--- flow/design.v ---
`timescale 1ns / 1ps
module spi_controller(
    input clk,
    input reset,
    output reg sensor_select,
    output reg write_start,
    output reg [7:0] write_data,
    output reg [2:0] write_count_bytes,
    input write_ready
    );
    parameter GYRO = 0;
    parameter ACCL = 1;
    parameter state_init = 0;
    parameter state_idle = 1;
    parameter state_gyro_x = 2;
    parameter state_idle_1 = 3;
    parameter state_gyro_y = 4;
    parameter state_idle_2 = 5;
    parameter state_accl_x = 6;
    parameter state_idle_3 = 7;
    parameter state_accl_y = 8;
    parameter state_idle_4 = 9;
    parameter state_accl_z = 10;
    parameter state_idle_5 = 11;
    reg [3:0] current_state;
    reg [3:0] next_state;
    always @ (posedge clk) begin
        if (reset)
            current_state <= state_init;
        else
            current_state <= next_state;
        end
    always @ (*) begin
        next_state = current_state;
        case (current_state)
            state_init: begin
                next_state = state_idle;
                end
            state_idle: begin
                if (write_ready)
                    next_state = state_gyro_x;
                end
            state_gyro_x: begin
                next_state = state_idle_1;
                end
            state_idle_1: begin
                if (write_ready)
                    next_state = state_gyro_y;
                end
            state_gyro_y: begin
                next_state = state_idle_2;
                end
            state_idle_2: begin
                if (write_ready)
                    next_state = state_accl_x;
                end
            state_accl_x: begin
                next_state = state_idle_3;
                end
            state_idle_3: begin
                if (write_ready)
                    next_state = state_accl_y;
                end
            state_accl_y: begin
                next_state = state_idle_4;
                end
            state_idle_4: begin
                if (write_ready)
                    next_state = state_accl_z;
                end
            state_accl_z: begin
                next_state = state_idle_5;
                end
            state_idle_5: begin
                if (write_ready)
                    next_state = state_gyro_x;
                end
            endcase
        end
    always @ (*) begin
        case (current_state)
            state_init: begin
                sensor_select = 1'b0;
                write_start = 1'b0;
                write_data = 8'd0;
                write_count_bytes = 3'b0;
                end
            state_idle: begin
                sensor_select = 1'b0;
                write_start = 1'b0;
                write_data = 8'd0;
                write_count_bytes = 3'b0;
                end
            state_gyro_x: begin
                sensor_select = GYRO;
                write_start = 1'b1;
                write_data = 8'h02;
                write_count_bytes = 3'd3;
                end
            state_idle_1: begin
                sensor_select = GYRO;
                write_start = 1'b0;
                write_data = 8'h02;
                write_count_bytes = 3'd3;
                end
            state_gyro_y: begin
                sensor_select = GYRO;
                write_start = 1'b1;
                write_data = 8'h04;
                write_count_bytes = 3'd3;
                end
            state_idle_2: begin
                sensor_select = GYRO;
                write_start = 1'b0;
                write_data = 8'h04;
                write_count_bytes = 3'd3;
                end
            state_accl_x: begin
                sensor_select = ACCL;
                write_start = 1'b1;
                write_data = 8'h12;
                write_count_bytes = 3'd4;
                end
            state_idle_3: begin
                sensor_select = ACCL;
                write_start = 1'b0;
                write_data = 8'h12;
                write_count_bytes = 3'd4;
                end
            state_accl_y: begin
                sensor_select = ACCL;
                write_start = 1'b1;
                write_data = 8'h14;
                write_count_bytes = 3'd4;
                end
            state_idle_4: begin
                sensor_select = ACCL;
                write_start = 1'b0;
                write_data = 8'h14;
                write_count_bytes = 3'd4;
                end
            state_accl_z: begin
                sensor_select = ACCL;
                write_start = 1'b1;
                write_data = 8'h16;
                write_count_bytes = 3'd4;
                end
            state_idle_5: begin
                sensor_select = ACCL;
                write_start = 1'b0;
                write_data = 8'h16;
                write_count_bytes = 3'd4;
                end
            default: begin
                sensor_select = 1'b0;
                write_start = 1'b0;
                write_data = 8'd0;
                write_count_bytes = 3'b0;
                end
            endcase
        end
endmodule
`timescale 1ns / 1ps
module spi_interface(
    input div_clk,
    input reset,
    input sensor_select,
    input write_start,
    input [7:0] write_data,
    input [2:0] write_count_bytes,
    output reg write_ready,
    output wire read_ready,
    output wire [7:0] read_data,
    output wire SCLK,
    output wire MOSI,
    input  wire MISO_G,
    output wire SS_G,
    input  wire MISO_A,
    output wire SS_A
    );
    parameter GYRO = 0;
    parameter ACCL = 1;
    parameter state_init = 0;
    parameter state_idle = 1;
    parameter state_write_init = 2;
    parameter state_write_set_ss = 3;
    parameter state_write_hi = 4;
    parameter state_write_lo = 5;
    parameter state_write_done = 6;
    reg [3:0] current_state;
    reg [3:0] next_state;
    reg [7:0] shift_reg_tx;
    reg tx_reset;
    reg tx_parallel_load_enable;
    reg tx_shift_right_enable;
    reg [7:0] shift_reg_rx;
    reg rx_reset;
    reg rx_shift_left_enable;
    reg slave_select_gyro;
    reg slave_select_accl;
    reg shared_clk;
    reg [3:0] count;
    reg [2:0] count_bytes;
    reg count_reset;
    reg count_load;
    reg count_enable;
    reg count_done;
    reg count_bytes_done;
    always @ (posedge div_clk) begin
        if (reset)
            current_state <= state_init;
        else
            current_state <= next_state;
        end
    always @ (*) begin
        next_state = current_state;
        case (current_state)
            state_init: begin
                next_state = state_idle;
                end
            state_idle: begin
                if (write_start)
                    next_state = state_write_init;
                end
            state_write_init: begin
                next_state = state_write_set_ss;
                end
            state_write_set_ss: begin
                next_state = state_write_hi;
                end
            state_write_hi: begin
                if (count_bytes_done)
                    next_state = state_write_done;
                else
                    next_state = state_write_lo;
                end
            state_write_lo: begin
                next_state = state_write_hi;
                end
            state_write_done: begin
                next_state = state_idle;
                end
            default: begin
                next_state = state_init;
                end
            endcase
        end
    always @ (posedge div_clk) begin
        if (tx_reset)
            shift_reg_tx <= 8'd0;
        else if (tx_parallel_load_enable)
            shift_reg_tx <= write_data;
        else if (tx_shift_right_enable)
            shift_reg_tx <= {shift_reg_tx[6:0], 1'b0};
        if (rx_reset)
            shift_reg_rx <= 8'd0;
        else if (rx_shift_left_enable && (sensor_select == GYRO))
            shift_reg_rx <= {shift_reg_rx[6:0], MISO_G};
        else if (rx_shift_left_enable && (sensor_select == ACCL))
            shift_reg_rx <= {shift_reg_rx[6:0], MISO_A};
        if (count_reset) begin
            count <= 4'd0;
            count_bytes <= 3'd0;
            count_done <= 1'b0;
            count_bytes_done <= 1'b0;
            end
        else if (count_load) begin
            count <= 4'd15;
            count_bytes <= write_count_bytes;
            end
        else if (count_enable) begin
            count <= count - 1;
            count_done <= 1'b0;
            if (count == 4'd1 && (write_count_bytes != count_bytes))
                count_done <= 1'b1;
            if (count == 4'd0) begin
                count_bytes <= count_bytes - 1;
                end
            if (count_bytes == 3'd1 && count == 4'd2)
                count_bytes_done <= 1'b1;
            end
        end
    always @ (*) begin
            write_ready = 1'b0;
            tx_reset = 1'b0;
            tx_parallel_load_enable = 1'b0;
            tx_shift_right_enable = 1'b0;
            rx_reset = 1'b0;
            rx_shift_left_enable = 1'b0;
            slave_select_gyro = 1'b1;
            slave_select_accl = 1'b1;
            shared_clk = 1'b0;
            count_reset = 1'b0;
            count_load = 1'b0;
            count_enable = 1'b0;
            case (current_state)
                state_init: begin
                    tx_reset = 1'b1;
                    rx_reset = 1'b1;
                    count_reset = 1'b1;
                    end
                state_idle: begin
                    write_ready = 1'b1;
                    count_reset = 1'b1;
                    end
                state_write_init: begin
                    count_load = 1'b1;
                    tx_parallel_load_enable = 1'b1;
                    end
                state_write_set_ss: begin
                    rx_shift_left_enable = 1'b1;
                    if (sensor_select == GYRO)
                        slave_select_gyro = 1'b0;
                    else
                        slave_select_accl = 1'b0;
                    end
                state_write_hi: begin
                    shared_clk = 1'b1;
                    tx_shift_right_enable = 1'b1;
                    count_enable = 1'b1;
                    if (sensor_select == GYRO)
                        slave_select_gyro = 1'b0;
                    else
                        slave_select_accl = 1'b0;
                    end
                state_write_lo: begin
                    shared_clk = 1'b0;
                    rx_shift_left_enable = 1'b1;
                    count_enable = 1'b1;
                    if (sensor_select == GYRO)
                        slave_select_gyro = 1'b0;
                    else
                        slave_select_accl = 1'b0;
                    end
                state_write_done: begin
                    shared_clk = 1'b0;
                    count_enable = 1'b1;
                    if (sensor_select == GYRO)
                        slave_select_gyro = 1'b0;
                    else
                        slave_select_accl = 1'b0;
                    end
                endcase
            end
        assign MOSI = shift_reg_tx[7];
        assign SS_G = slave_select_gyro;
        assign SS_A = slave_select_accl;
        assign SCLK = shared_clk;
        assign read_ready = count_done;
        assign read_data = shift_reg_rx;
endmodule
`timescale 1ns / 1ps
module spi_master(
    input clk,
    input reset,
    output wire read_ready,
    output wire [7:0] read_data,
    output wire SCLK,
    output wire MOSI,
    input  wire MISO_G,
    output wire SS_G,
    input  wire MISO_A,
    output wire SS_A
    );
    wire sensor_select;
    wire write_start;
    wire [7:0] write_data;
    wire [2:0] write_count_bytes;
    wire write_ready;
    spi_controller controller(.clk(clk),
                              .reset(reset),
                              .sensor_select(sensor_select),
                              .write_start(write_start),
                              .write_data(write_data),
                              .write_count_bytes(write_count_bytes),
                              .write_ready(write_ready));
    spi_interface spi_if(.div_clk(clk),
                            .reset(reset),
                            .sensor_select(sensor_select),
                            .write_start(write_start),
                            .write_data(write_data),
                            .write_count_bytes(write_count_bytes),
                            .write_ready(write_ready),
                            .read_ready(read_ready),
                            .read_data(read_data),
                            .SCLK(SCLK),
                            .MOSI(MOSI),
                            .MISO_G(MISO_G),
                            .SS_G(SS_G),
                            .MISO_A(MISO_A),
                            .SS_A(SS_A));
endmodule
`timescale 1ns / 1ps
module spi_axis_bridge(
    input clk,
    input reset,
    input read_ready,
    input [7:0] read_data,
    input TREADY,
    output reg TVALID,
    output [103:0] TDATA
    );
    reg [103:0] register_buffer;
    reg [3:0] internal_counter;
    always @ (posedge clk) begin
        if (reset)
            register_buffer <= 104'd0;
        else if (read_ready)
            register_buffer <= {register_buffer[95:0], read_data};
        end
    always @ (posedge clk) begin
        if (reset)
            internal_counter <= 4'd0;
        else if (internal_counter == 4'd13)
            internal_counter <= 4'd0;
        else if (read_ready)
            internal_counter <= internal_counter + 1'b1;
        end
    always @ (posedge clk) begin
        if (reset)
            TVALID <= 1'b0;
        else if (internal_counter == 4'd13)
            TVALID <= 1'b1;
        else if (TVALID && TREADY)
            TVALID <= 1'b0;
        end
    assign TDATA = register_buffer;
endmodule
`timescale 1 ns / 1 ns
module preprocessor
          (clk,
           reset,
           RAW_GYRO_X,
           RAW_GYRO_Y,
           RAW_ACCL_X,
           RAW_ACCL_Y,
           RAW_ACCL_Z,
           GYRO_X,
           GYRO_Y,
           ACCL_X,
           ACCL_Y,
           ACCL_Z,
           TVALID,
           TREADY);
  input   clk;
  input   reset;
  input   signed [15:0] RAW_GYRO_X;   
  input   signed [15:0] RAW_GYRO_Y;   
  input   signed [15:0] RAW_ACCL_X;   
  input   signed [15:0] RAW_ACCL_Y;   
  input   signed [15:0] RAW_ACCL_Z;   
  output  signed [15:0] GYRO_X;   
  output  signed [15:0] GYRO_Y;   
  output  signed [15:0] ACCL_X;   
  output  signed [15:0] ACCL_Y;   
  output  signed [15:0] ACCL_Z;   
  input TVALID;
  output TREADY;
  assign TREADY = 1'b1;
  wire signed [30:0] Data_Type_Conversion6_out1;   
  wire signed [61:0] Gain8_mul_temp;   
  wire signed [16:0] Gain8_out1;   
  wire signed [33:0] Gain12_mul_temp;   
  wire signed [15:0] Gain12_out1;   
  reg signed [15:0] Unit_Delay_out1;   
  wire signed [30:0] Data_Type_Conversion1_out1;   
  wire signed [61:0] Gain2_mul_temp;   
  wire signed [16:0] Gain2_out1;   
  wire signed [33:0] Gain1_mul_temp;   
  wire signed [15:0] Gain1_out1;   
  reg signed [15:0] Unit_Delay1_out1;   
  wire signed [30:0] Data_Type_Conversion_out1;   
  wire signed [61:0] Gain3_mul_temp;   
  wire signed [16:0] Gain3_out1;   
  wire signed [33:0] Gain4_mul_temp;   
  wire signed [15:0] Gain4_out1;   
  reg signed [15:0] Unit_Delay2_out1;   
  wire signed [30:0] Data_Type_Conversion2_out1;   
  wire signed [61:0] Gain5_mul_temp;   
  wire signed [16:0] Gain5_out1;   
  wire signed [33:0] Gain6_mul_temp;   
  wire signed [15:0] Gain6_out1;   
  reg signed [15:0] Unit_Delay3_out1;   
  wire signed [30:0] Data_Type_Conversion3_out1;   
  wire signed [61:0] Gain7_mul_temp;   
  wire signed [16:0] Gain7_out1;   
  wire signed [33:0] Gain9_mul_temp;   
  wire signed [15:0] Gain9_out1;   
  reg signed [15:0] Unit_Delay4_out1;   
  assign Data_Type_Conversion6_out1 = {RAW_GYRO_X, 15'b000000000000000};
  assign Gain8_mul_temp = 31'sb0100000000000000100000000000001 * Data_Type_Conversion6_out1;
  assign Gain8_out1 = Gain8_mul_temp[60:44] + $signed({1'b0, Gain8_mul_temp[43] & (( ~ Gain8_mul_temp[61]) | (|Gain8_mul_temp[42:0]))});
  assign Gain12_mul_temp = 17'sb01111101000000000 * Gain8_out1;
  assign Gain12_out1 = Gain12_mul_temp[31:16] + $signed({1'b0, Gain12_mul_temp[15] & (( ~ Gain12_mul_temp[33]) | (|Gain12_mul_temp[14:0]))});
  always @(posedge clk)
    begin : Unit_Delay_process
      if (reset == 1'b1) begin
        Unit_Delay_out1 <= 16'sb0000000000000000;
      end
      else if (TREADY && TVALID) begin
        Unit_Delay_out1 <= Gain12_out1;
      end
    end
  assign GYRO_X = Unit_Delay_out1;
  assign Data_Type_Conversion1_out1 = {RAW_GYRO_Y, 15'b000000000000000};
  assign Gain2_mul_temp = 31'sb0100000000000000100000000000001 * Data_Type_Conversion1_out1;
  assign Gain2_out1 = Gain2_mul_temp[60:44] + $signed({1'b0, Gain2_mul_temp[43] & (( ~ Gain2_mul_temp[61]) | (|Gain2_mul_temp[42:0]))});
  assign Gain1_mul_temp = 17'sb01111101000000000 * Gain2_out1;
  assign Gain1_out1 = Gain1_mul_temp[31:16] + $signed({1'b0, Gain1_mul_temp[15] & (( ~ Gain1_mul_temp[33]) | (|Gain1_mul_temp[14:0]))});
  always @(posedge clk)
    begin : Unit_Delay1_process
      if (reset == 1'b1) begin
        Unit_Delay1_out1 <= 16'sb0000000000000000;
      end
      else if (TREADY && TVALID) begin
        Unit_Delay1_out1 <= Gain1_out1;
      end
    end
  assign GYRO_Y = Unit_Delay1_out1;
  assign Data_Type_Conversion_out1 = {RAW_ACCL_X, 15'b000000000000000};
  assign Gain3_mul_temp = 31'sb0100000000000000100000000000001 * Data_Type_Conversion_out1;
  assign Gain3_out1 = Gain3_mul_temp[60:44] + $signed({1'b0, Gain3_mul_temp[43] & (( ~ Gain3_mul_temp[61]) | (|Gain3_mul_temp[42:0]))});
  assign Gain4_mul_temp = 17'sb01011101110000000 * Gain3_out1;
  assign Gain4_out1 = Gain4_mul_temp[31:16] + $signed({1'b0, Gain4_mul_temp[15] & (( ~ Gain4_mul_temp[33]) | (|Gain4_mul_temp[14:0]))});
  always @(posedge clk)
    begin : Unit_Delay2_process
      if (reset == 1'b1) begin
        Unit_Delay2_out1 <= 16'sb0000000000000000;
      end
      else if (TREADY && TVALID) begin
        Unit_Delay2_out1 <= Gain4_out1;
      end
    end
  assign ACCL_X = Unit_Delay2_out1;
  assign Data_Type_Conversion2_out1 = {RAW_ACCL_Y, 15'b000000000000000};
  assign Gain5_mul_temp = 31'sb0100000000000000100000000000001 * Data_Type_Conversion2_out1;
  assign Gain5_out1 = Gain5_mul_temp[60:44] + $signed({1'b0, Gain5_mul_temp[43] & (( ~ Gain5_mul_temp[61]) | (|Gain5_mul_temp[42:0]))});
  assign Gain6_mul_temp = 17'sb01011101110000000 * Gain5_out1;
  assign Gain6_out1 = Gain6_mul_temp[31:16] + $signed({1'b0, Gain6_mul_temp[15] & (( ~ Gain6_mul_temp[33]) | (|Gain6_mul_temp[14:0]))});
  always @(posedge clk)
    begin : Unit_Delay3_process
      if (reset == 1'b1) begin
        Unit_Delay3_out1 <= 16'sb0000000000000000;
      end
      else if (TREADY && TVALID) begin
        Unit_Delay3_out1 <= Gain6_out1;
      end
    end
  assign ACCL_Y = Unit_Delay3_out1;
  assign Data_Type_Conversion3_out1 = {RAW_ACCL_Z, 15'b000000000000000};
  assign Gain7_mul_temp = 31'sb0100000000000000100000000000001 * Data_Type_Conversion3_out1;
  assign Gain7_out1 = Gain7_mul_temp[60:44] + $signed({1'b0, Gain7_mul_temp[43] & (( ~ Gain7_mul_temp[61]) | (|Gain7_mul_temp[42:0]))});
  assign Gain9_mul_temp = 17'sb01011101110000000 * Gain7_out1;
  assign Gain9_out1 = Gain9_mul_temp[31:16] + $signed({1'b0, Gain9_mul_temp[15] & (( ~ Gain9_mul_temp[33]) | (|Gain9_mul_temp[14:0]))});
  always @(posedge clk)
    begin : Unit_Delay4_process
      if (reset == 1'b1) begin
        Unit_Delay4_out1 <= 16'sb0000000000000000;
      end
      else if (TREADY && TVALID) begin
        Unit_Delay4_out1 <= Gain9_out1;
      end
    end
  assign ACCL_Z = Unit_Delay4_out1;
endmodule
`timescale 1ns / 1ps
module attitude_estimation(
    input clk,
    input reset,
    output SCLK,
    output MOSI,
    input  MISO_G,
    output SS_G,
    input  MISO_A,
    output SS_A,
    output [15:0] gyro_x,
    output [15:0] gyro_y,
    output [15:0] accl_x,
    output [15:0] accl_y,
    output [15:0] accl_z
    );
    wire read_ready;
    wire [7:0] read_data;
    wire TREADY;
    wire TVALID;
    wire [103:0] TDATA;
    spi_master master (.clk(clk),
                       .reset(reset),
                       .read_ready(read_ready),
                       .read_data(read_data),
                       .SCLK(SCLK),
                       .MOSI(MOSI),
                       .MISO_G(MISO_G),
                       .SS_G(SS_G),
                       .MISO_A(MISO_A),
                       .SS_A(SS_A));
    spi_axis_bridge bridge (.clk(clk),
                            .reset(reset),
                            .read_ready(read_ready),
                            .read_data(read_data),
                            .TREADY(TREADY),
                            .TVALID(TVALID),
                            .TDATA(TDATA));
    preprocessor preprocessor (.clk(clk),
                               .reset(reset),
                               .RAW_GYRO_X({TDATA[95:88], TDATA[103:96]}),
                               .RAW_GYRO_Y({TDATA[79:72], TDATA[87:80]}),
                               .RAW_ACCL_X({TDATA[55:48], TDATA[63:56]}),
                               .RAW_ACCL_Y({TDATA[31:24], TDATA[39:32]}),
                               .RAW_ACCL_Z({TDATA[7:0], TDATA[15:8]}),
                               .GYRO_X(gyro_x),
                               .GYRO_Y(gyro_y),
                               .ACCL_X(accl_x),
                               .ACCL_Y(accl_y),
                               .ACCL_Z(accl_z),
                               .TREADY(TREADY),
                               .TVALID(TVALID));
endmodule
--- flow/run.sh ---
#!/bin/bash
# the make line also repeats each setting of config.mk as NAME=value (left out here)
make -C /OpenROAD-flow-scripts/flow DESIGN_CONFIG=/design/flow/config.mk WORK_HOME=/design/flow/orfs CLKGATE_MAP_FILE= finish
--- flow/config.mk ---
export PLATFORM = sky130hd
export DESIGN_NAME = attitude_estimation
export DESIGN_NICKNAME = attitude_estimation
export VERILOG_FILES = /design/flow/design.v
export SDC_FILE = /design/flow/constraint.sdc
export NUM_CORES = 4
export LEC_CHECK = 0
export ABC_AREA = 0
export CAP_MARGIN = 20
export CORE_MARGIN = 2
export CORE_UTILIZATION = 70
export CTS_CLUSTER_SIZE = 46
export GPL_ROUTABILITY_DRIVEN = 1
export GPL_TIMING_DRIVEN = 1
export MAX_ROUTING_LAYER = met4
export PLACE_DENSITY_LB_ADDON = 0.0
export SETUP_SLACK_MARGIN = -0.73
export SLEW_MARGIN = 20
export TNS_END_PERCENT = 40
--- flow/constraint.sdc ---
create_clock -name core_clock -period 9.69 [get_ports {clk}]
set_input_delay 1.9380 -clock core_clock [delete_from_list [all_inputs] [get_ports {clk}]]
set_output_delay 1.9380 -clock core_clock [all_outputs]
set_load 0.01 [all_outputs]
==> flow_summary.ini, run 1 <==
; implementation run metrics
[placed_design]
dpl-instance-area_mm2 = 0.0518
dp_slack_ns = -2.05
dp_hpwl_um = 110000
port_buffers = 87
dp_cells = 6536
globalplace.congestion = 0.973

[logic_synthesis]
async_flop_share_pct = 0
synth_area_per_cell_um2 = 8.69
most_common_cell = inv_1
synth_top_area_share_pct = 23.0
topCombFamilyByArea = adder cells
ys_seq_share_pct = 11.4
syn_area_mm2 = 0.0402
simple_gate_share_pct = 13.1
synth-adder-area-share_pct = 41.9
syn_nets = 5752
ys.flops = 229
top_cells_by_count = 744 x inv_1, 740 x ha_1, 380 x fa_1
yosysChipArea_mm2 = 0.0402
synthDistinctLibCells = 90
edf_count = 0
topCellsByArea = ha_1 23%, fa_1 19%, dfxtp_1 11%, inv_1 6.9%, xnor2_1 5.2%
muxShareOfSynthArea_pct = 3.47
postSynthCellCount = 4628
yosys-stat-cells = 4628
synthXorXnorAreaFrac_pct = 8.83
ys_sh_aoi_pct = 13.0
yosys_warnings = 4
top_area_cell = ha_1
ys.flop_type = dfxtp_1

[global_route]
grt_usage_pct = 93.9
overflow = 1939

[clock_network]
numClockSinks = 229
cts_max_path_buffers = 3
numCtsBuffers = 25
htreeDepth = 1
root_buffer = clkbuf_16

[status]
status = aborted with a tool error
lastStage = 5_1_grt
error = [ERROR GRT-0116] Global routing finished with congestion. Check the congestion regions in the DRC Viewer.

[die]
die_x_um = 244
fp_util_pct = 71.1
ios = 88
die_h_um = 244
fp.coreArea_mm2 = 0.0566
rows = 87
die-area_mm2 = 0.0594
==> metal layers <==
layer	track usage, %	overflow
met3	79.9	83
met4	101	545
met1	87.4	50
met5	-	-
met2	109	1261
==> metrics by stage <==
stage / utilization (%) / hold WS, ns
floorplan: - / 0.415
global placement: 91.5 / 0.435
detailed placement: 91.5 / 0.456
CTS: 97.5 / 0.465
==> timing repair <==
item | in CTS
gates resized | 319
buffers inserted | 136
hold buffers | 0
gates cloned | 0
endpoints found under the hold margin | 0
endpoints found under the setup margin | 80
pin swaps | 285
==> run 2, diff against run 1 <==
- ABC_AREA: 0 -> 1
- CORE_UTILIZATION: 70 -> 72
- CTS_CLUSTER_SIZE: 46 -> default
- GPL_ROUTABILITY_DRIVEN: 1 -> default
- GPL_TIMING_DRIVEN: 1 -> default
- MAX_ROUTING_LAYER: met4 -> default
- PLACE_DENSITY_LB_ADDON: 0.0 -> 0.01
- SETUP_SLACK_MARGIN: -0.73 -> default
- TNS_END_PERCENT: 40 -> default
- clock period: 9.69 -> 11.0 ns (I/O delays scaled with it)
==> flow_summary.ini, run 2 <==
; physical design summary
[sta]
slew_viol_final = 0
tightest_slew_ns = 1.03
finClkSkew_ns = 0.0466
worst_slack_ns = 0.318
grt_setup_unrepaired = true
setup-tns-final_ns = 0
period_used_pct = 97.1
period_needed_ns = 10.68
hold_viol = 0
worst_hold_slack_ns = 0.423
relSlewSlack_pct = 31.3
fmax_mhz = 93.6
final-setup-viol-count = 0

[worst_setup_path]
r2r-end = preprocessor.Unit_Delay3_out1[14]$_SDFFE_PP0P_
r2r-start = bridge.register_buffer[31]$_SDFFE_PP0P_
worst_path_most_repeated_cell = inv_1
r2r_setup_slack_ns = 0.32
startpoint = bridge.register_buffer[31]$_SDFFE_PP0P_
crit_end = preprocessor.Unit_Delay3_out1[14]$_SDFFE_PP0P_
worst_path_max_delay_cell = fa_1
cp-start-kind = register
cp_data_required_time_ns = 11.50
crit_path_end_kind = register
cp.arrival_ns = 11.19
crit_fanout = 10
r2r_cells = 60
max_stage_delay_ns = 0.56
critical_path_cell_count = 60
path_buffers = 13
critPathKind = register to register
crit_family = adder cells

[logic_synthesis]
yosys-stat-cells = 6093
edf_count = 0
ys.flops = 229
synthDistinctLibCells = 72
topCellsByArea = ha_1 21%, fa_1 18%, inv_1 11%, dfxtp_1 11%, nand2_1 9.5%
syn_nets = 7217
synthXorXnorAreaFrac_pct = 5.06
top_area_cell = ha_1
synth-adder-area-share_pct = 39.0
top_cells_by_count = 1,250 x inv_1, 1,095 x nand2_1, 740 x ha_1
muxShareOfSynthArea_pct = 0.0463
simple_gate_share_pct = 24.7
ys_seq_share_pct = 10.6
ys.flop_type = dfxtp_1
most_common_cell = inv_1
synth_top_area_share_pct = 21.4
postSynthCellCount = 6093
yosysChipArea_mm2 = 0.0433
async_flop_share_pct = 0
topCombFamilyByArea = adder cells
yosys_warnings = 4
ys_sh_aoi_pct = 8.76
syn_area_mm2 = 0.0433
synth_area_per_cell_um2 = 7.10

[route]
wire_per_inst_um = 17.3
drtIter0Drc = 3716
antenna_left = 0
drcViolationCount = 0
routed_wl_um = 121000
first_pass_iters = 7
vias = 40630
viasPerCell = 5.80
antenna_cells = 0

[placed_design]
dpl-instance-area_mm2 = 0.0451
globalplace.congestion = 1.00
port_buffers = 87
dp_slack_ns = -0.397
dp_hpwl_um = 96800

[global_route]
grt_usage_pct = 37.4
overflow = 0
grt_max_degree = 109
grt_pass1_vias = 40468
antenna_found_initial = 0
grt_first_pass_wirelength_um = 194000

[die]
die-area_mm2 = 0.0621
rows = 89
fp.coreArea_mm2 = 0.0592
die_x_um = 249
die_h_um = 249
ios = 88
fp_util_pct = 73.0

[clock_network]
htreeDepth = 1
numClockSinks = 229
cts_max_path_buffers = 3
numCtsBuffers = 27
root_buffer = clkbuf_16
hold_buffers = 0
clkLatencyLatePin_ns = 0.62
cts.clk_slew.worst_paths_ns = 0.07
cts_tree = built

[worst_hold_path]
whs_path_depth = 1
hold_start = master.spi_if.count_bytes_done$_SDFFE_PP0P_
hold_path_end = master.spi_if.current_state[5]$_DFF_P_
hold_path.class = register to register

[cells_and_area]
nets = 7332
final_area_mm2 = 0.0472
fill_cells = 4075
syn2layout_area_growth_pct = 9.05

[pwr]
seq_power_uw = 842
p_clk_share_pct = 44.4
powerDensity_mw_per_mm2 = 48.7
switching_share_pct = 31.4
peakVddDrop_mv = 0.146
pg_comb_uw = 435
p_switching_uw = 720
p_seq_share_pct = 36.7
maxPowerGroup = clock
power_leakage_nw = 27.5
powerClk_mw = 1.02
comb_power_share_pct = 18.9
p_int_mw = 1.57
finalPower_mw = 2.30

[run]
warnings = 64
max_cap_viol_count = 0

[status]
status = finished clean
## run 2: area by class of cell
class / instances / area [um2] / share of cell area [%]
Inverter: 1275 / 4800 / 10.2
Timing Repair Buffer: 165 / 1460 / 3.10
Sequential cell: 229 / 4610 / 9.77
Clock inverter: 21 / 297 / 0.629
Clock buffer: 29 / 693 / 1.47
Multi-Input combinational cell: 4510 / 34300 / 72.8
Tap cell: 773 / 967 / 2.05
## run 2: routing by layer
metal | vias up | wire [um] | global-route usage [%]
li1 | 19473 | - | -
met1 | 19090 | 50300 | 48.4
met2 | 1667 | 58200 | 65.0
met3 | 400 | 8150 | 4.48
met4 | 0 | 4710 | 12.7
met5 | - | 0 | 0
## run 2: metrics by stage
stage | instances | util [%]
6_report | 7002 | 79.6
3_5_place_dp | 6915 | 76.1
5_1_grt | 7002 | 79.6
3_3_place_gp | 6915 | 76.1
4_1_cts | 6969 | 77.9
2_1_floorplan | 6093 | -
## run 2: repair_timing
| item | in CTS | in global routing |
|---|---|---|
| endpoints found under the setup margin | 18 | 78 |
| buffers inserted | 4 | 33 |
| resized | 23 | 198 |
| pin swaps | 3 | 32 |
==> run 3, diff against run 2 <==
- CTS_CLUSTER_DIAMETER: default -> 206
- PLACE_DENSITY: default -> 0.35
- PLACE_DENSITY_LB_ADDON: 0.01 -> default
- clock period: 11.0 -> 8.6 ns (I/O delays scaled with it)
==> flow_summary.ini, run 3 <==
; implementation run metrics
[die]
die_h_um = 249
rows = 89
ios = 88
fp_util_pct = 73.0
fp.coreArea_mm2 = 0.0592
die-area_mm2 = 0.0621
die_x_um = 249

[logic_synthesis]
ys_sh_aoi_pct = 8.76
ys.flops = 229
yosys-stat-cells = 6093
async_flop_share_pct = 0
topCellsByArea = ha_1 21%, fa_1 18%, inv_1 11%, dfxtp_1 11%, nand2_1 9.5%
top_area_cell = ha_1
synth-adder-area-share_pct = 39.0
synthDistinctLibCells = 72
syn_area_mm2 = 0.0433
synthXorXnorAreaFrac_pct = 5.06
simple_gate_share_pct = 24.7
top_cells_by_count = 1,250 x inv_1, 1,095 x nand2_1, 740 x ha_1
yosysChipArea_mm2 = 0.0433
edf_count = 0
postSynthCellCount = 6093
muxShareOfSynthArea_pct = 0.0463
most_common_cell = inv_1
synth_top_area_share_pct = 21.4
yosys_warnings = 4
syn_nets = 7217
ys_seq_share_pct = 10.6
synth_area_per_cell_um2 = 7.10
ys.flop_type = dfxtp_1
topCombFamilyByArea = adder cells

[placed_design]
globalplace.congestion = 1.06
dp_hpwl_um = 151000
port_buffers = 87
dpl-instance-area_mm2 = 0.0573

[status]
error = [ERROR DPL-0038] Utilization greater than 100%, impossible to legalize
status = aborted with a tool error
lastStage = 4_1_cts
==> run 3: through the flow <==
step	worst slack [ns]	setup TNS (ns)	instances	utilization [%]
global placement	-1.03	-55.53	8278	96.7
floorplan	-0.656	-24.04	6093	-
detailed placement	-1.96	-124.98	8278	96.7
==> run 4, diff against run 3 <==
- CTS_CLUSTER_DIAMETER: 206 -> 384
- CTS_CLUSTER_SIZE: default -> 10
- PLACE_DENSITY: 0.35 -> default
- PLACE_DENSITY_LB_ADDON: default -> 0.09
- SETUP_SLACK_MARGIN: default -> 1.85
- clock period: 8.6 -> 6.19 ns (I/O delays scaled with it)
==> flow_summary.ini, run 4 <==
; implementation run metrics
[logic_synthesis]
ys.flop_type = dfxtp_1
syn_nets = 7217
yosysChipArea_mm2 = 0.0433
edf_count = 0
yosys_warnings = 4
postSynthCellCount = 6093
most_common_cell = inv_1
top_cells_by_count = 1,250 x inv_1, 1,095 x nand2_1, 740 x ha_1
synthDistinctLibCells = 72
synth_area_per_cell_um2 = 7.10
syn_area_mm2 = 0.0433
synth_top_area_share_pct = 21.4
simple_gate_share_pct = 24.7
muxShareOfSynthArea_pct = 0.0463
top_area_cell = ha_1
synth-adder-area-share_pct = 39.0
topCombFamilyByArea = adder cells
topCellsByArea = ha_1 21%, fa_1 18%, inv_1 11%, dfxtp_1 11%, nand2_1 9.5%
synthXorXnorAreaFrac_pct = 5.06
yosys-stat-cells = 6093
ys_sh_aoi_pct = 8.76
async_flop_share_pct = 0
ys_seq_share_pct = 10.6
ys.flops = 229

[status]
lastStage = 4_1_cts
status = aborted with a tool error
error = [ERROR DPL-0038] Utilization greater than 100%, impossible to legalize

[placed_design]
dp_cells = 8324
dp_hpwl_um = 158000
globalplace.congestion = 1.06
port_buffers = 87

[die]
fp_util_pct = 73.0
die_h_um = 249
die-area_mm2 = 0.0621
die_x_um = 249
rows = 89
ios = 88
fp.coreArea_mm2 = 0.0592
-- run 4: per-stage QoR --
step	util, %	setup WS (ns)	hold WS, ns	cell area [um2]
3_5_place_dp	97.4	-4.83	0.432	57700
3_3_place_gp	97.4	-3.42	0.418	57700
2_1_floorplan	-	-3.07	0.401	45300
==> run 5, diff against run 4 <==
- CAP_MARGIN: 20 -> 10
- CELL_PAD_IN_SITES_DETAIL_PLACEMENT: default -> 2
- CORE_ASPECT_RATIO: default -> 1.18
- CORE_MARGIN: 2 -> 6
- CORE_UTILIZATION: 72 -> 37
- CTS_CLUSTER_DIAMETER: 384 -> default
- CTS_CLUSTER_SIZE: 10 -> 23
- GPL_ROUTABILITY_DRIVEN: default -> 1
- GPL_TIMING_DRIVEN: default -> 0
- HOLD_SLACK_MARGIN: default -> 0.22
- MAX_ROUTING_LAYER: default -> met4
- MIN_ROUTING_LAYER: default -> met2
- PLACE_DENSITY_LB_ADDON: 0.09 -> default
- SETUP_SLACK_MARGIN: 1.85 -> 0.46
- TNS_END_PERCENT: default -> 40
- clock period: 6.19 -> 10.2 ns (I/O delays scaled with it)
==> flow_summary.ini, run 5 <==
; implementation run metrics
[logic_synthesis]
async_flop_share_pct = 0
syn_area_mm2 = 0.0433
synth_area_per_cell_um2 = 7.10
syn_nets = 7217
most_common_cell = inv_1
ys_seq_share_pct = 10.6
edf_count = 0
postSynthCellCount = 6093
top_cells_by_count = 1,250 x inv_1, 1,095 x nand2_1, 740 x ha_1
ys.flops = 229
yosysChipArea_mm2 = 0.0433
yosys-stat-cells = 6093
topCellsByArea = ha_1 21%, fa_1 18%, inv_1 11%, dfxtp_1 11%, nand2_1 9.5%
yosys_warnings = 4
topCombFamilyByArea = adder cells
ys.flop_type = dfxtp_1
synthDistinctLibCells = 72
synth-adder-area-share_pct = 39.0
synthXorXnorAreaFrac_pct = 5.06
muxShareOfSynthArea_pct = 0.0463
top_area_cell = ha_1
synth_top_area_share_pct = 21.4
ys_sh_aoi_pct = 8.76
simple_gate_share_pct = 24.7

[die]
ios = 88
die_h_um = 383
die_x_um = 327
fp_util_pct = 37.5
die-area_mm2 = 0.125
rows = 135
fp.coreArea_mm2 = 0.115

[clock_network]
htreeDepth = 1
numCtsBuffers = 29
root_buffer = clkbuf_16
cts_max_path_buffers = 3
numClockSinks = 229

[placed_design]
dp_hpwl_um = 169000
dp_cells = 7688
port_buffers = 87
dp_slack_ns = -2.92
globalplace.congestion = 0.978

[global_route]
grt_usage_pct = 87.1
overflow = 1386

[status]
error = [ERROR GRT-0116] Global routing finished with congestion. Check the congestion regions in the DRC Viewer.
lastStage = 5_1_grt
status = aborted with a tool error
## run 5: metrics by stage
step	cell area (um2)	power, mW
global placement	46200	1.36
floorplan	43400	1.25
detailed placement	46200	1.45
CTS	54700	2.77
## run 5: layer usage
layer / GRT usage, % / overflow
met2: 90.4 / 304
met3: 90.9 / 844
met5: - / -
met4: 74.7 / 238
met1: - / -
## run 5: what timing repair did
action                     in CTS
setup buffers                 330
setup endpoints to repair      80
hold buffers                    0
pin swaps                     455
gates resized                1128
==> run 6, diff against run 5 <==
- CAP_MARGIN: 10 -> 20
- CELL_PAD_IN_SITES_DETAIL_PLACEMENT: 2 -> default
- CORE_ASPECT_RATIO: 1.18 -> default
- CORE_MARGIN: 6 -> 2
- CORE_UTILIZATION: 37 -> 70
- CTS_CLUSTER_DIAMETER: default -> 206
- CTS_CLUSTER_SIZE: 23 -> default
- GPL_ROUTABILITY_DRIVEN: 1 -> default
- GPL_TIMING_DRIVEN: 0 -> default
- HOLD_SLACK_MARGIN: 0.22 -> default
- MIN_ROUTING_LAYER: met2 -> default
- PLACE_DENSITY_LB_ADDON: default -> 0.01
- SETUP_SLACK_MARGIN: 0.46 -> 2.55
- TNS_END_PERCENT: 40 -> default
- clock period: 10.2 -> 8.78 ns (I/O delays scaled with it)
==> flow_summary.ini, run 6 <==
; implementation run metrics
[status]
status = aborted with a tool error
lastStage = 4_1_cts
error = [ERROR DPL-0038] Utilization greater than 100%, impossible to legalize

[logic_synthesis]
yosysChipArea_mm2 = 0.0433
synth-adder-area-share_pct = 39.0
synth_area_per_cell_um2 = 7.10
synth_top_area_share_pct = 21.4
yosys-stat-cells = 6093
simple_gate_share_pct = 24.7
ys_sh_aoi_pct = 8.76
most_common_cell = inv_1
topCellsByArea = ha_1 21%, fa_1 18%, inv_1 11%, dfxtp_1 11%, nand2_1 9.5%
ys_seq_share_pct = 10.6
async_flop_share_pct = 0
edf_count = 0
synthDistinctLibCells = 72
ys.flop_type = dfxtp_1
ys.flops = 229
top_cells_by_count = 1,250 x inv_1, 1,095 x nand2_1, 740 x ha_1
top_area_cell = ha_1
topCombFamilyByArea = adder cells
syn_nets = 7217
muxShareOfSynthArea_pct = 0.0463
syn_area_mm2 = 0.0433
synthXorXnorAreaFrac_pct = 5.06
postSynthCellCount = 6093
yosys_warnings = 4

[die]
die_h_um = 253
die-area_mm2 = 0.0638
fp.coreArea_mm2 = 0.0614
rows = 91
die_x_um = 253
fp_util_pct = 70.5
ios = 88

[placed_design]
dp_slack_ns = -1.55
globalplace.congestion = 1.11
dp_hpwl_um = 139000
port_buffers = 87
==> run 6: per-stage QoR <==
step           util (%)  area (um2)  std cells
3_5_place_dp       93.2       57200       8268
2_1_floorplan         -       45300       6093
3_3_place_gp       93.2       57200       8268
==> run 7, diff against run 6 <==
- ABC_AREA: 1 -> default
- CORE_UTILIZATION: 70 -> 72
- CTS_CLUSTER_DIAMETER: 206 -> default
- CTS_CLUSTER_SIZE: default -> 49
- MAX_ROUTING_LAYER: met4 -> default
- PLACE_DENSITY_LB_ADDON: 0.01 -> default
- SETUP_SLACK_MARGIN: 2.55 -> 0.93
- clock period: 8.78 -> 5.3 ns (I/O delays scaled with it)
==> flow_summary.ini, run 7 <==
; implementation run metrics
[status]
status = aborted with a tool error
lastStage = 4_1_cts
error = [ERROR DPL-0038] Utilization greater than 100%, impossible to legalize

[die]
die_x_um = 240
ios = 88
fp_util_pct = 72.9
die_h_um = 240
rows = 86
fp.coreArea_mm2 = 0.0552
die-area_mm2 = 0.0578

[logic_synthesis]
synthDistinctLibCells = 90
top_area_cell = ha_1
ys.flop_type = dfxtp_1
syn_area_mm2 = 0.0402
synth_top_area_share_pct = 23.0
most_common_cell = inv_1
yosys-stat-cells = 4628
ys_sh_aoi_pct = 13.0
yosys_warnings = 4
yosysChipArea_mm2 = 0.0402
syn_nets = 5752
topCellsByArea = ha_1 23%, fa_1 19%, dfxtp_1 11%, inv_1 6.9%, xnor2_1 5.2%
topCombFamilyByArea = adder cells
ys.flops = 229
muxShareOfSynthArea_pct = 3.47
edf_count = 0
synth-adder-area-share_pct = 41.9
simple_gate_share_pct = 13.1
ys_seq_share_pct = 11.4
postSynthCellCount = 4628
synthXorXnorAreaFrac_pct = 8.83
synth_area_per_cell_um2 = 8.69
async_flop_share_pct = 0
top_cells_by_count = 744 x inv_1, 740 x ha_1, 380 x fa_1

[placed_design]
globalplace.congestion = 0.995
dp_hpwl_um = 127000
dp_slack_ns = -6.74
port_buffers = 87
dpl-instance-area_mm2 = 0.0528
## run 7: through the flow
stage                     hold slack [ns]  power, mW  instances
after detailed placement            0.447       1.81       6602
after floorplan                     0.415       1.80       4628
after global placement              0.439       1.81       6602
==> run 8, diff against run 7 <==
- ABC_AREA: default -> 0
- CAP_MARGIN: 20 -> 30
- CELL_PAD_IN_SITES_DETAIL_PLACEMENT: default -> 0
- CORE_ASPECT_RATIO: default -> 1.52
- CORE_MARGIN: 2 -> 6
- CORE_UTILIZATION: 72 -> 37
- CTS_CLUSTER_SIZE: 49 -> 23
- GPL_ROUTABILITY_DRIVEN: default -> 1
- GPL_TIMING_DRIVEN: default -> 1
- HOLD_SLACK_MARGIN: default -> 0.22
- MAX_ROUTING_LAYER: default -> met5
- MIN_ROUTING_LAYER: default -> met2
- SETUP_SLACK_MARGIN: 0.93 -> 1.36
- TNS_END_PERCENT: default -> 15
- clock period: 5.3 -> 10.2 ns (I/O delays scaled with it)
==> flow_summary.ini, run 8 <==
; physical design summary
[status]
status = failed layout checks
check.faults = negative setup slack

[worst_setup_path]
cp.arrival_ns = 11.85
crit_family = adder cells
r2r-end = preprocessor.Unit_Delay3_out1[10]$_SDFFE_PP0P_
cp_data_required_time_ns = 10.69
startpoint = bridge.register_buffer[31]$_SDFFE_PP0P_
crit_fanout = 6
worst_path_max_delay_cell = fa_1
path_buffers = 9
cp-start-kind = register
critPathKind = register to register
crit_path_end_kind = register
worst_path_most_repeated_cell = ha_4
critical_path_cell_count = 55
r2r-start = bridge.register_buffer[31]$_SDFFE_PP0P_
r2r_cells = 55
r2r_setup_slack_ns = -1.16
crit_end = preprocessor.Unit_Delay3_out1[10]$_SDFFE_PP0P_
max_stage_delay_ns = 0.59

[global_route]
grt_usage_pct = 28.3
overflow = 0
grt_pass1_vias = 55026
grt_first_pass_wirelength_um = 184000
antenna_found_initial = 0
grt_max_degree = 103

[logic_synthesis]
synth_top_area_share_pct = 23.0
topCombFamilyByArea = adder cells
ys_sh_aoi_pct = 13.0
synthDistinctLibCells = 90
synth-adder-area-share_pct = 41.9
muxShareOfSynthArea_pct = 3.47
top_cells_by_count = 744 x inv_1, 740 x ha_1, 380 x fa_1
ys_seq_share_pct = 11.4
topCellsByArea = ha_1 23%, fa_1 19%, dfxtp_1 11%, inv_1 6.9%, xnor2_1 5.2%
yosysChipArea_mm2 = 0.0402
synthXorXnorAreaFrac_pct = 8.83
yosys-stat-cells = 4628
postSynthCellCount = 4628
most_common_cell = inv_1
edf_count = 0
syn_area_mm2 = 0.0402
yosys_warnings = 4
simple_gate_share_pct = 13.1
async_flop_share_pct = 0
ys.flop_type = dfxtp_1
syn_nets = 5752
synth_area_per_cell_um2 = 8.69
top_area_cell = ha_1
ys.flops = 229

[route]
vias = 50612
first_pass_iters = 10
routed.top_layer = met5
antenna_left = 0
wl_met2_um = 66000
drtIter0Drc = 7118
wl_met1_um = 0
routed_wl_um = 114000
wire_per_inst_um = 15.7
drcViolationCount = 0
wl_met3_um = 38700
viasPerCell = 6.95

[pwr]
finalPower_mw = 1.93
seq_power_uw = 898
pg_comb_uw = 25.2
powerDensity_mw_per_mm2 = 35.0
comb_power_share_pct = 1.3
power_leakage_nw = 29.2
p_clk_share_pct = 52.0
maxPowerGroup = clock
peakVddDrop_mv = 0.130
switching_share_pct = 24.2
p_switching_uw = 465
p_int_mw = 1.46
powerClk_mw = 1.00
p_seq_share_pct = 46.7

[clock_network]
root_buffer = clkbuf_16
htreeDepth = 1
clkLatencyLatePin_ns = 0.59
numClockSinks = 229
hold_buffers = 0
cts_tree = built
cts_max_path_buffers = 3
cts.clk_slew.worst_paths_ns = 0.06
numCtsBuffers = 27

[placed_design]
dp_hpwl_um = 93700
port_buffers = 87
dp_slack_ns = -1.59
globalplace.congestion = 0.929

[die]
fp.coreArea_mm2 = 0.107
rows = 148
die_h_um = 419
ios = 88
die-area_mm2 = 0.117
die_x_um = 279
fp_util_pct = 37.5

[sta]
tightest_slew_ns = 0.974
worst_slack_ns = -1.16
setup-tns-final_ns = -47.80
finClkSkew_ns = 0.0116
grt_setup_unrepaired = true
final-setup-viol-count = 78
hold_viol = 0
fmax_mhz = 88.1
worst_hold_slack_ns = 0.441
period_used_pct = 111
slew_viol_final = 0
relSlewSlack_pct = 35.1
period_needed_ns = 11.36

[run]
warnings = 66
max_cap_viol_count = 0

[worst_hold_path]
hold_path.class = register to register
hold_start = master.spi_if.count_bytes_done$_SDFFE_PP0P_
hold_path_end = master.spi_if.current_state[5]$_DFF_P_
whs_path_depth = 1

[cells_and_area]
syn2layout_area_growth_pct = 36.7
nets = 6960
fill_cells = 10104
regArea_mm2 = 0.00461
logic_area_mm2 = 0.0347
[run 8: cell type report]
| class | count | area share [%] |
|---|---|---|
| inverters | 745 | 5.12 |
| flip-flops and latches | 229 | 8.39 |
| clock inverters | 12 | 0.173 |
| diodes | 1 | 0.00455 |
| repair buffers | 1313 | 18.5 |
| clock buffers | 37 | 1.46 |
| multi-input cells | 3520 | 63.1 |
| well taps | 1425 | 3.24 |
[run 8: through the flow]
step	util, %	area, um2	instances
after floorplan	-	41300	4628
after global placement	48.5	52100	7161
after detailed placement	48.5	52100	7162
after CTS	50.1	53800	7245
after global routing	51.2	55000	7281
final	51.2	55000	7282
[run 8: repair_timing]
action / in CTS / in global routing
endpoints found under the setup margin: 80 / 80
setup buffers: 34 / 36
pin swaps: 72 / 120
resized: 99 / 165
[run 8: metal layers]
metal	GRT usage, %	vias to the layer above
met3	33.7	1166
met5	2.44	-
met1	-	18868
met4	2.98	10
met2	39.4	12536
li1	-	18032
==> run 9, diff against run 8 <==
- ABC_AREA: 0 -> default
- CAP_MARGIN: 30 -> 20
- CELL_PAD_IN_SITES_DETAIL_PLACEMENT: 0 -> default
- CORE_ASPECT_RATIO: 1.52 -> default
- CORE_UTILIZATION: 37 -> 70
- CTS_CLUSTER_SIZE: 23 -> default
- GPL_ROUTABILITY_DRIVEN: 1 -> default
- HOLD_SLACK_MARGIN: 0.22 -> default
- MAX_ROUTING_LAYER: met5 -> default
- MIN_ROUTING_LAYER: met2 -> default
- PLACE_DENSITY: default -> 0.67
- SETUP_SLACK_MARGIN: 1.36 -> default
- TNS_END_PERCENT: 15 -> default
- clock period: 10.2 -> 19.0 ns (I/O delays scaled with it)
==> flow_summary.ini, run 9 <==
; physical design summary
[run]
max_cap_viol_count = 0
warnings = 63

[pwr]
powerDensity_mw_per_mm2 = 23.0
p_switching_uw = 209
peakVddDrop_mv = 0.0557
comb_power_share_pct = 1.3
p_seq_share_pct = 49.5
power_leakage_nw = 22.5
p_int_uw = 768
maxPowerGroup = sequential cells
p_clk_share_pct = 49.3
powerClk_uw = 482
seq_power_uw = 483
switching_share_pct = 21.4
pg_comb_uw = 12.2

[route]
antenna_cells = 0
antenna_left = 0
viasPerCell = 5.83
drtIter0Drc = 1791
first_pass_iters = 5
routed_wl_um = 86500
wire_per_inst_um = 16.1
drcViolationCount = 0
vias = 31405

[logic_synthesis]
yosys_warnings = 4
ys.flop_type = dfxtp_1
yosysChipArea_mm2 = 0.0402
synth-adder-area-share_pct = 41.9
most_common_cell = inv_1
syn_area_mm2 = 0.0402
postSynthCellCount = 4628
muxShareOfSynthArea_pct = 3.47
async_flop_share_pct = 0
synthDistinctLibCells = 90
ys_sh_aoi_pct = 13.0
yosys-stat-cells = 4628
synth_area_per_cell_um2 = 8.69
topCellsByArea = ha_1 23%, fa_1 19%, dfxtp_1 11%, inv_1 6.9%, xnor2_1 5.2%
edf_count = 0
top_area_cell = ha_1
simple_gate_share_pct = 13.1
ys_seq_share_pct = 11.4
syn_nets = 5752
ys.flops = 229
top_cells_by_count = 744 x inv_1, 740 x ha_1, 380 x fa_1
synthXorXnorAreaFrac_pct = 8.83
topCombFamilyByArea = adder cells
synth_top_area_share_pct = 23.0

[placed_design]
dp_cells = 5343
dp_hpwl_um = 71800
port_buffers = 87
dpl-instance-area_mm2 = 0.0416
globalplace.congestion = 0.957

[cells_and_area]
final_area_mm2 = 0.0424
stdcell_count = 5386
fill_cells = 4401
syn2layout_area_growth_pct = 5.40
nets = 5738

[global_route]
antenna_found_initial = 0
overflow = 0
grt_max_degree = 109
grt_first_pass_wirelength_um = 149000
grt_pass1_vias = 31039
grt_usage_pct = 27.0

[worst_hold_path]
hold_path.class = register to register
hold_start = master.spi_if.count_bytes_done$_SDFFE_PP0P_
hold_path_end = master.spi_if.current_state[5]$_DFF_P_
whs_path_depth = 1

[sta]
tightest_slew_ns = 1.03
hold_viol = 0
worst_hold_slack_ns = 0.459
period_needed_ns = 13.92
period_used_pct = 73.2
final-setup-viol-count = 0
setup-tns-final_ns = 0
finClkSkew_ns = 0.0109
relSlewSlack_pct = 31.4
slew_viol_final = 0
fmax_mhz = 71.9
grt_setup_unrepaired = false

[die]
fp_util_pct = 71.1
die-area_mm2 = 0.0634
rows = 87
fp.coreArea_mm2 = 0.0566
die_h_um = 252
ios = 88
die_x_um = 252

[worst_setup_path]
critPathKind = register to register
cp.arrival_ns = 14.35
r2r-end = preprocessor.Unit_Delay3_out1[10]$_SDFFE_PP0P_
worst_path_max_delay_cell = dfxtp_1
max_stage_delay_ns = 0.77
path_buffers = 5
worst_path_most_repeated_cell = ha_1
crit_path_end_kind = register
r2r_cells = 52
crit_family = adder cells
crit_fanout = 19
crit_end = preprocessor.Unit_Delay3_out1[10]$_SDFFE_PP0P_
startpoint = bridge.register_buffer[31]$_SDFFE_PP0P_
r2r_setup_slack_ns = 5.08
cp-start-kind = register
cp_data_required_time_ns = 19.44
r2r-start = bridge.register_buffer[31]$_SDFFE_PP0P_
critical_path_cell_count = 52

[clock_network]
cts_max_path_buffers = 3
numClockSinks = 229
cts_setup_buffers = 0
clkLatencyLatePin_ns = 0.54
cts.clk_slew.worst_paths_ns = 0.06
cts_tree = built
root_buffer = clkbuf_16
hold_buffers = 0
post_cts_resized = 0
htreeDepth = 1
numCtsBuffers = 25

[status]
status = finished clean
==> run 9: metrics by stage <==
step	worst slack (ns)	total power, mW	utilization (%)
2_1_floorplan	6.50	0.503	-
3_3_place_gp	5.66	0.506	73.5
3_5_place_dp	5.24	0.506	73.5
4_1_cts	5.16	0.988	74.9
5_1_grt	3.86	1.01	74.9
6_report	5.08	0.977	74.9
==> run 9: layout make-up <==
type                            instances  area [um2]  share of cell area, %
Tap cell                              756         946                   2.23
Sequential cell                       229        4590                   10.8
Inverter                              745        2800                   6.59
Multi-Input combinational cell       3520       32400                   76.3
Clock inverter                          9         106                  0.251
Timing Repair Buffer                   93         917                   2.16
Clock buffer                           34         699                   1.65
==> run 9: routing by layer <==
metal,track usage (%),up-vias,routed length (um)
li1,-,15721,-
met1,38.3,14940,41200
met2,46.0,645,40700
met3,2.56,99,3260
met4,4.43,0,1380
met5,0,-,0
==> run 10, diff against run 9 <==
- ABC_AREA: default -> 0
- CAP_MARGIN: 20 -> 5
- CORE_MARGIN: 6 -> 2
- CORE_UTILIZATION: 70 -> 72
- CTS_CLUSTER_SIZE: default -> 44
- GPL_ROUTABILITY_DRIVEN: default -> 1
- MAX_ROUTING_LAYER: default -> met4
- PLACE_DENSITY: 0.67 -> default
- PLACE_DENSITY_LB_ADDON: default -> 0.0
- SETUP_SLACK_MARGIN: default -> 3.33
- TNS_END_PERCENT: default -> 40
- clock period: 19.0 -> 11.2 ns (I/O delays scaled with it)
==> flow_summary.ini, run 10 <==
; physical design summary
[logic_synthesis]
ys.flops = 229
simple_gate_share_pct = 13.1
synthDistinctLibCells = 90
yosysChipArea_mm2 = 0.0402
synth_area_per_cell_um2 = 8.69
topCellsByArea = ha_1 23%, fa_1 19%, dfxtp_1 11%, inv_1 6.9%, xnor2_1 5.2%
async_flop_share_pct = 0
synth_top_area_share_pct = 23.0
topCombFamilyByArea = adder cells
top_cells_by_count = 744 x inv_1, 740 x ha_1, 380 x fa_1
ys_seq_share_pct = 11.4
ys_sh_aoi_pct = 13.0
muxShareOfSynthArea_pct = 3.47
synthXorXnorAreaFrac_pct = 8.83
ys.flop_type = dfxtp_1
syn_area_mm2 = 0.0402
postSynthCellCount = 4628
edf_count = 0
yosys-stat-cells = 4628
syn_nets = 5752
top_area_cell = ha_1
most_common_cell = inv_1
yosys_warnings = 4
synth-adder-area-share_pct = 41.9

[global_route]
grt_max_degree = 105
grt_pass1_vias = 37172
grt_usage_pct = 40.2
overflow = 0
antenna_found_initial = 1
grt_first_pass_wirelength_um = 184000

[sta]
slew_viol_final = 0
final-setup-viol-count = 37
period_needed_ns = 11.64
finClkSkew_ns = 0.0124
grt_setup_unrepaired = true
period_used_pct = 104
fmax_mhz = 85.9
worst_hold_slack_ns = 0.462
hold_viol = 0
relSlewSlack_pct = 27.1
tightest_slew_ns = 1.09
worst_slack_ns = -0.437

[pwr]
p_int_mw = 1.30
seq_power_uw = 818
comb_power_share_pct = 1.3
peakVddDrop_mv = 0.0931
powerDensity_mw_per_mm2 = 33.9
pg_comb_uw = 22.5
p_switching_uw = 394
power_leakage_nw = 25.7
finalPower_mw = 1.70
maxPowerGroup = clock
switching_share_pct = 23.2
powerClk_uw = 856
p_clk_share_pct = 50.4
p_seq_share_pct = 48.2

[clock_network]
clkLatencyLatePin_ns = 0.55
cts.clk_slew.worst_paths_ns = 0.07
numCtsBuffers = 24
htreeDepth = 1
hold_buffers = 0
cts_max_path_buffers = 3
root_buffer = clkbuf_16
cts_tree = built
numClockSinks = 229

[worst_hold_path]
hold_path.class = register to register
hold_path_end = master.spi_if.current_state[5]$_DFF_P_
whs_path_depth = 1
hold_start = master.spi_if.count_bytes_done$_SDFFE_PP0P_

[die]
die-area_mm2 = 0.0578
fp.coreArea_mm2 = 0.0552
fp_util_pct = 72.9
die_h_um = 240
ios = 88
rows = 86
die_x_um = 240

[run]
max_cap_viol_count = 0
warnings = 66

[worst_setup_path]
cp_data_required_time_ns = 11.61
r2r_cells = 53
cp-start-kind = register
crit_end = preprocessor.Unit_Delay3_out1[3]$_SDFFE_PP0P_
startpoint = bridge.register_buffer[31]$_SDFFE_PP0P_
cp.arrival_ns = 12.05
critPathKind = register to register
path_buffers = 10
critical_path_cell_count = 53
max_stage_delay_ns = 0.52
crit_fanout = 8
worst_path_max_delay_cell = fa_1
crit_path_end_kind = register
r2r_setup_slack_ns = -0.44
worst_path_most_repeated_cell = fa_1
crit_family = adder cells
r2r-start = bridge.register_buffer[31]$_SDFFE_PP0P_
r2r-end = preprocessor.Unit_Delay3_out1[3]$_SDFFE_PP0P_

[cells_and_area]
nets = 6254
regArea_mm2 = 0.00462
syn2layout_area_growth_pct = 24.3
final_util_pct = 90.6
logic_area_mm2 = 0.0358
fill_cells = 2259

[route]
wire_per_inst_um = 23.2
first_pass_iters = 13
drcViolationCount = 0
vias = 39188
drtIter0Drc = 4381
viasPerCell = 6.65
routed_wl_um = 137000
antenna_left = 0

[status]
status = failed layout checks
check.faults = negative setup slack

[placed_design]
globalplace.congestion = 0.961
port_buffers = 87
dp_hpwl_um = 81400
==> run 10: per-stage QoR <==
stage               setup WS [ns]  instances  TNS, ns  instance area [um2]
global placement           0.0983       5635        0                45100
finish                     -0.437       5896    -6.34                50000
global route               -0.909       5896   -22.40                50000
CTS                         0.133       5814        0                48200
detailed placement         -0.435       5635    -3.08                45100
floorplan                   0.350       4628        0                41500
==> run 10: what timing repair did <==
| item | 4_1_cts | 5_1_grt |
|---|---|---|
| resized | 250 | 254 |
| pin swaps | 219 | 212 |
| setup endpoints to repair | 80 | 80 |
| setup buffers | 136 | 81 |
| gates cloned | 0 | 0 |
==> run 10: layout make-up <==
type / instances / area share, %
inverters: 745 / 5.65
repair buffers: 610 / 9.94
clock buffers: 32 / 1.38
multi-input cells: 3520 / 71.7
well taps: 748 / 1.87
clock inverters: 11 / 0.245
diodes: 1 / 0.00500
flip-flops and latches: 229 / 9.24
==> run 10: layer usage <==
metal / global-route usage [%] / share of wire [%]
met1: 47.1 / 35
met2: 69.3 / 47
met3: 5.84 / 9.3
met4: 16.1 / 7.8
met5: - / 0
==> run 11, diff against run 10 <==
- CAP_MARGIN: 5 -> 20
- CTS_CLUSTER_DIAMETER: default -> 198
- CTS_CLUSTER_SIZE: 44 -> default
- SETUP_SLACK_MARGIN: 3.33 -> default
- clock period: 11.2 -> 9.81 ns (I/O delays scaled with it)
==> flow_summary.ini, run 11 <==
; implementation run metrics
[logic_synthesis]
async_flop_share_pct = 0
topCellsByArea = ha_1 23%, fa_1 19%, dfxtp_1 11%, inv_1 6.9%, xnor2_1 5.2%
edf_count = 0
synth-adder-area-share_pct = 41.9
synth_top_area_share_pct = 23.0
ys_seq_share_pct = 11.4
synthDistinctLibCells = 90
syn_nets = 5752
muxShareOfSynthArea_pct = 3.47
most_common_cell = inv_1
top_cells_by_count = 744 x inv_1, 740 x ha_1, 380 x fa_1
simple_gate_share_pct = 13.1
ys.flop_type = dfxtp_1
postSynthCellCount = 4628
synthXorXnorAreaFrac_pct = 8.83
yosysChipArea_mm2 = 0.0402
synth_area_per_cell_um2 = 8.69
ys.flops = 229
top_area_cell = ha_1
yosys-stat-cells = 4628
syn_area_mm2 = 0.0402
ys_sh_aoi_pct = 13.0
topCombFamilyByArea = adder cells
yosys_warnings = 4

[placed_design]
globalplace.congestion = 0.988
port_buffers = 87
dp_cells = 6491
dp_slack_ns = -2.07
dp_hpwl_um = 117000

[die]
die_x_um = 240
rows = 86
ios = 88
fp_util_pct = 72.9
die-area_mm2 = 0.0578
die_h_um = 240
fp.coreArea_mm2 = 0.0552

[status]
status = aborted with a tool error
lastStage = 4_1_cts
error = [ERROR DPL-0038] Utilization greater than 100%, impossible to legalize
## run 11: metrics by stage
| stage | area [um2] | hold slack (ns) |
|---|---|---|
| detailed placement | 51500 | 0.454 |
| floorplan | 41500 | 0.415 |
| global placement | 51500 | 0.438 |
==> run 12, diff against run 11 <==
- CTS_CLUSTER_DIAMETER: 198 -> default
- SETUP_SLACK_MARGIN: default -> -0.68
- clock period: 9.81 -> 9.56 ns (I/O delays scaled with it)
==> flow_summary.ini, run 12 <==
; implementation run metrics
[logic_synthesis]
ys_seq_share_pct = 11.4
muxShareOfSynthArea_pct = 3.47
ys.flops = 229
top_cells_by_count = 744 x inv_1, 740 x ha_1, 380 x fa_1
yosys-stat-cells = 4628
edf_count = 0
most_common_cell = inv_1
synthDistinctLibCells = 90
synth-adder-area-share_pct = 41.9
simple_gate_share_pct = 13.1
topCellsByArea = ha_1 23%, fa_1 19%, dfxtp_1 11%, inv_1 6.9%, xnor2_1 5.2%
syn_area_mm2 = 0.0402
yosys_warnings = 4
synth_area_per_cell_um2 = 8.69
ys_sh_aoi_pct = 13.0
synth_top_area_share_pct = 23.0
async_flop_share_pct = 0
synthXorXnorAreaFrac_pct = 8.83
postSynthCellCount = 4628
top_area_cell = ha_1
ys.flop_type = dfxtp_1
topCombFamilyByArea = adder cells
yosysChipArea_mm2 = 0.0402
syn_nets = 5752

[die]
ios = 88
die-area_mm2 = 0.0578
die_h_um = 240
rows = 86
fp_util_pct = 72.9
die_x_um = 240
fp.coreArea_mm2 = 0.0552

[placed_design]
globalplace.congestion = 0.987
dpl-instance-area_mm2 = 0.0518
dp_hpwl_um = 120000
port_buffers = 87
dp_cells = 6531
dp_slack_ns = -2.43

[status]
lastStage = 4_1_cts
error = [ERROR DPL-0033] detailed placement checks failed during check placement.
status = aborted with a tool error
## run 12: metrics by stage
stage / TNS (ns) / utilization, %
global placement: -86.41 / 93.8
detailed placement: -149.63 / 93.8
floorplan: -73.14 / -
==> run 13, diff against run 12 <==
- ABC_AREA: 0 -> 1
- CAP_MARGIN: 20 -> 10
- CELL_PAD_IN_SITES_DETAIL_PLACEMENT: default -> 0
- CORE_ASPECT_RATIO: default -> 1.18
- CORE_MARGIN: 2 -> 6
- CORE_UTILIZATION: 72 -> 37
- CTS_CLUSTER_SIZE: default -> 23
- HOLD_SLACK_MARGIN: default -> 0.22
- MAX_ROUTING_LAYER: met4 -> met5
- MIN_ROUTING_LAYER: default -> met2
- PLACE_DENSITY_LB_ADDON: 0.0 -> default
- SETUP_SLACK_MARGIN: -0.68 -> 0.46
- clock period: 9.56 -> 10.2 ns (I/O delays scaled with it)
==> flow_summary.ini, run 13 <==
; physical design summary
[sta]
relSlewSlack_pct = 30.9
worst_slack_ns = 0.301
hold_viol = 0
finClkSkew_ns = 0.0486
period_needed_ns = 9.90
period_used_pct = 97.0
fmax_mhz = 101
slew_viol_final = 0
grt_setup_unrepaired = true
tightest_slew_ns = 1.04
final-setup-viol-count = 0

[clock_network]
clkLatencyLatePin_ns = 0.63
cts_tree = built
cts.clk_slew.worst_paths_ns = 0.07
hold_buffers = 0
numClockSinks = 229
root_buffer = clkbuf_16
numCtsBuffers = 28
cts_max_path_buffers = 3
htreeDepth = 1

[worst_hold_path]
whs_path_depth = 1
hold_path.class = register to register
hold_start = master.spi_if.count_bytes_done$_SDFFE_PP0P_
hold_path_end = master.spi_if.current_state[5]$_DFF_P_

[route]
wire_per_inst_um = 16.0
drtIter0Drc = 8966
first_pass_iters = 8
routed_wl_um = 135000
vias = 58034
routed.top_layer = met5
viasPerCell = 6.91
antenna_left = 0
wl_met2_um = 72600
wl_met3_um = 50900
wl_met1_um = 0
drcViolationCount = 0

[global_route]
grt_first_pass_wirelength_um = 210000
overflow = 0
grt_usage_pct = 30.2
grt_pass1_vias = 61859
antenna_found_initial = 0
grt_max_degree = 107

[logic_synthesis]
yosys_warnings = 4
yosysChipArea_mm2 = 0.0433
top_area_cell = ha_1
top_cells_by_count = 1,250 x inv_1, 1,095 x nand2_1, 740 x ha_1
ys_seq_share_pct = 10.6
ys.flop_type = dfxtp_1
syn_area_mm2 = 0.0433
syn_nets = 7217
ys_sh_aoi_pct = 8.76
most_common_cell = inv_1
postSynthCellCount = 6093
synthDistinctLibCells = 72
synth_area_per_cell_um2 = 7.10
synth-adder-area-share_pct = 39.0
simple_gate_share_pct = 24.7
topCellsByArea = ha_1 21%, fa_1 18%, inv_1 11%, dfxtp_1 11%, nand2_1 9.5%
topCombFamilyByArea = adder cells
edf_count = 0
async_flop_share_pct = 0
synthXorXnorAreaFrac_pct = 5.06
synth_top_area_share_pct = 21.4
yosys-stat-cells = 6093
ys.flops = 229
muxShareOfSynthArea_pct = 0.0463

[die]
fp_util_pct = 37.5
ios = 88
rows = 135
die_h_um = 383
die-area_mm2 = 0.125
fp.coreArea_mm2 = 0.115
die_x_um = 327

[pwr]
p_switching_uw = 831
seq_power_uw = 907
powerClk_mw = 1.11
comb_power_share_pct = 22.9
power_leakage_nw = 31.0
maxPowerGroup = clock
peakVddDrop_mv = 0.131
powerDensity_mw_per_mm2 = 46.0
pg_comb_uw = 598
p_int_mw = 1.78
p_clk_share_pct = 42.4
p_seq_share_pct = 34.7
switching_share_pct = 31.8

[worst_setup_path]
crit_family = adder cells
cp-start-kind = register
critPathKind = register to register
cp.arrival_ns = 10.39
crit_end = preprocessor.Unit_Delay3_out1[15]$_SDFFE_PP0P_
cp_data_required_time_ns = 10.69
startpoint = bridge.register_buffer[31]$_SDFFE_PP0P_
max_stage_delay_ns = 0.53
crit_fanout = 6
r2r-end = preprocessor.Unit_Delay3_out1[15]$_SDFFE_PP0P_
r2r-start = bridge.register_buffer[31]$_SDFFE_PP0P_
critical_path_cell_count = 60
path_buffers = 12
worst_path_max_delay_cell = fa_1
r2r_cells = 60
r2r_setup_slack_ns = 0.30
crit_path_end_kind = register

[cells_and_area]
final_util_pct = 49.2
nets = 7988
fill_cells = 11216
syn2layout_area_growth_pct = 31.3

[status]
status = finished clean

[run]
warnings = 68
max_cap_viol_count = 0

[placed_design]
globalplace.congestion = 0.957
port_buffers = 87
dp_slack_ns = -0.280
dp_hpwl_um = 106000
-- run 13: cell type report --
class                           instances  area, um2  area share (%)
Timing Repair Buffer                  820       6560            11.6
Clock inverter                         18        225           0.397
Sequential cell                       229       4620            8.14
Tap cell                             1507       1890            3.32
Inverter                             1275       4830            8.51
Clock buffer                           32        757            1.33
Antenna cell                            3       7.51          0.0132
Multi-Input combinational cell       4510      37900            66.7
-- run 13: per-layer routing --
layer | track usage (%) | vias to the layer above
met5 | 4.08 | -
met4 | 3.49 | 19
met3 | 39.8 | 1398
met2 | 38.8 | 14515
met1 | - | 21485
li1 | - | 20617
-- run 13: metrics by stage --
stage	hold WS [ns]	total power [mW]	cells	instance area (um2)	setup TNS [ns]
floorplan	0.401	1.25	6093	43400	0
global placement	0.406	1.42	8101	49600	-2.57
detailed placement	0.417	1.42	8101	49600	-3.53
CTS	0.431	2.56	8302	53300	0
global route	0.454	2.74	8391	56800	-2.74
finish	0.429	2.61	8394	56800	0
-- run 13: what timing repair did --
| action | CTS | global route |
|---|---|---|
| buffers inserted | 151 | 89 |
| gates resized | 366 | 577 |
| endpoints found under the setup margin | 76 | 80 |
| pin swaps | 198 | 346 |
| cloned | 0 | 0 |
Power figures rest on the tool's default switching activity, not on a simulated workload.
